==> 10-08 <==
## main
module main(clk, rst, mem_rdata, mem_addr, mem_wdata, mem_we);
export LEC_CHECK = 0
export CAP_MARGIN = 10
export CORE_ASPECT_RATIO = 0.85
export CORE_MARGIN = 2
export CORE_UTILIZATION = 68
export CTS_CLUSTER_DIAMETER = 88
export SLEW_MARGIN = 20
create_clock -name core_clock -period 5.29 [get_ports {clk}]
run.sh (not shown) runs the stock make flow with config.mk's settings and CLKGATE_MAP_FILE=.
==> 12-17: changes against 10-08 <==
CAP_MARGIN = 20   (was 10)
CORE_ASPECT_RATIO = default   (was 0.85)
CORE_UTILIZATION = 64   (was 68)
CTS_CLUSTER_DIAMETER = default   (was 88)
SETUP_SLACK_MARGIN = 0.94   (was default)
==> flow/constraint.sdc (replaced) <==
create_clock -name core_clock -period 3.76 [get_ports {clk}]
set_input_delay 0.7520 -clock core_clock [delete_from_list [all_inputs] [get_ports {clk}]]
set_output_delay 0.7520 -clock core_clock [all_outputs]
set_load 0.01 [all_outputs]
==> 05-04: changes against 10-08 <==
ABC_AREA = 1   (was default)
CAP_MARGIN = 20   (was 10)
CORE_ASPECT_RATIO = default   (was 0.85)
CORE_UTILIZATION = 72   (was 68)
CTS_CLUSTER_DIAMETER = default   (was 88)
PLACE_DENSITY = 0.38   (was default)
SETUP_SLACK_MARGIN = 0.43   (was default)
==> flow/constraint.sdc (replaced) <==
create_clock -name core_clock -period 4.96 [get_ports {clk}]
set_input_delay 0.9920 -clock core_clock [delete_from_list [all_inputs] [get_ports {clk}]]
set_output_delay 0.9920 -clock core_clock [all_outputs]
set_load 0.01 [all_outputs]
==> results.sh <==
# yosys + openroad results
export IMPL_die_h_um=125
export IMPL_synth_cellmix_simpleShare_pct=23.9
export IMPL_lastStage="5_1_grt"
export IMPL_overflow=10
export IMPL_grt_use_met2_pct=91.8
export IMPL_yosys_cells=1192
export IMPL_tool_error="[ERROR GRT-0116] Global routing finished with congestion. Check the congestion regions in the DRC Viewer."
export IMPL_compound_area_share_pct=27.9
export IMPL_fa_ha_area_share_pct=5.30
export IMPL_top_area_share_pct=29.2
export IMPL_dp_cells=1595
export IMPL_top_logic_kind="AND-OR/OR-AND gates"
export IMPL_gp_congestion=1.06
export IMPL_syn_inst=1192
export IMPL_status="aborted with a tool error"
That was 12-17.
==> results.sh <==
# implementation run metrics
export IMPL_yosys_cells=1192
export IMPL_fin_ws_ns=-0.131
export IMPL_dp_cells=1428
export IMPL_synth_cellmix_simpleShare_pct=23.9
export IMPL_grt_use_met2_pct=69.4
export IMPL_setup_violations_final=3
export IMPL_top_area_share_pct=29.2
export IMPL_so_faults="setup timing"
export IMPL_syn_inst=1192
export IMPL_status="failed layout checks"
That was 10-08.
==> results.sh <==
# yosys + openroad results
export IMPL_status="aborted with a tool error"
export IMPL_lastStage="5_1_grt"
export IMPL_tool_error="[ERROR GRT-0232] Routing congestion too high. Check the congestion heatmap in the GUI."
export IMPL_fa_ha_area_share_pct=4.21
export IMPL_grt_use_met2_pct=99.6
export IMPL_overflow=200
export IMPL_compound_area_share_pct=18.0
export IMPL_dp_cells=1694
export IMPL_yosys_cells=1488
export IMPL_die_h_um=117
That was 05-04.


==> delta <==
Starting RTL as in the previous note.
export LEC_CHECK = 0
export ABC_AREA = 1
export CAP_MARGIN = 20
export CORE_ASPECT_RATIO = 0.5
export CORE_MARGIN = 2
export CORE_UTILIZATION = 46
export CTS_CLUSTER_DIAMETER = 316
export CTS_CLUSTER_SIZE = 98
export PLACE_DENSITY = 0.38
export SLEW_MARGIN = 20
export TNS_END_PERCENT = 100
create_clock -name core_clock -period 5.5 [get_ports {clk}]
==> inputs of cedar, as changes to delta <==
Settings changed: ABC_AREA 1 to not set, CAP_MARGIN 20 to 10, CORE_ASPECT_RATIO 0.5 to not set, CORE_UTILIZATION 46 to 66, CTS_CLUSTER_DIAMETER 316 to 88, CTS_CLUSTER_SIZE 98 to not set, PLACE_DENSITY 0.38 to not set, TNS_END_PERCENT 100 to not set.
==> flow/constraint.sdc (replaced) <==
create_clock -name core_clock -period 4.54 [get_ports {clk}]
set_input_delay 0.9080 -clock core_clock [delete_from_list [all_inputs] [get_ports {clk}]]
set_output_delay 0.9080 -clock core_clock [all_outputs]
set_load 0.01 [all_outputs]
==> inputs of xenon, as changes to delta <==
Settings changed: CORE_ASPECT_RATIO 0.5 to not set, CORE_UTILIZATION 46 to 66, CTS_CLUSTER_DIAMETER 316 to not set, CTS_CLUSTER_SIZE 98 to 99, PLACE_DENSITY 0.38 to not set, TNS_END_PERCENT 100 to not set.
==> flow/constraint.sdc (replaced) <==
create_clock -name core_clock -period 3.93 [get_ports {clk}]
set_input_delay 0.7860 -clock core_clock [delete_from_list [all_inputs] [get_ports {clk}]]
set_output_delay 0.7860 -clock core_clock [all_outputs]
set_load 0.01 [all_outputs]
==> notes <==
Die area: delta > cedar > xenon. Of delta and cedar, delta has the higher critical path depth (gap 2). Of cedar and delta, cedar has the higher utilization (gap 33 points). Against delta, the non-clock buffer count of cedar is higher by 172. In delta the combinational power is lower than in cedar, by 24%. xenon ended with an error in global routing with GRT-0116. delta ran to the end with no violations. cedar finished with setup timing left. Sequential share of layout area: delta is higher than cedar (3.0 points).
==> figures <==
quantity	cedar	delta	xenon
Run status	complete, but fails checks	complete, no violations	stopped before the end
Last stage reached	-	-	global routing
Layout check failures	setup timing	-	-
DRC violations left	0	0	-
Biggest cell category by area in the final layout	combinational gates	combinational gates	-
Number of placement rows	43	36	43
Routed Antenna Nets	0	0	-
Clock transition time at the flip-flop clock pins of the worst setup and hold paths	0.07 ns	0.06 ns	-
Endpoint of the most critical setup path	mem_addr[4]	mem_addr[4]	-
Worst vdd rail ir drop	426 uV	194 uV	-
Comb gate area	0.00644 mm^2	0.00552 mm^2	-
Routed length per instance	27.8 um	18.2 um	-
Placeable core region	0.0139 mm^2	0.0196 mm^2	0.0138 mm^2
Power density of the placed cells	335 mW/mm^2	298 mW/mm^2	-
Sequential cell area fraction in the yosys report	0.292	0.296	0.296
Final instance count without filler cells	1570	1823	-
Power figures rest on the tool's default switching activity, not on a simulated workload.
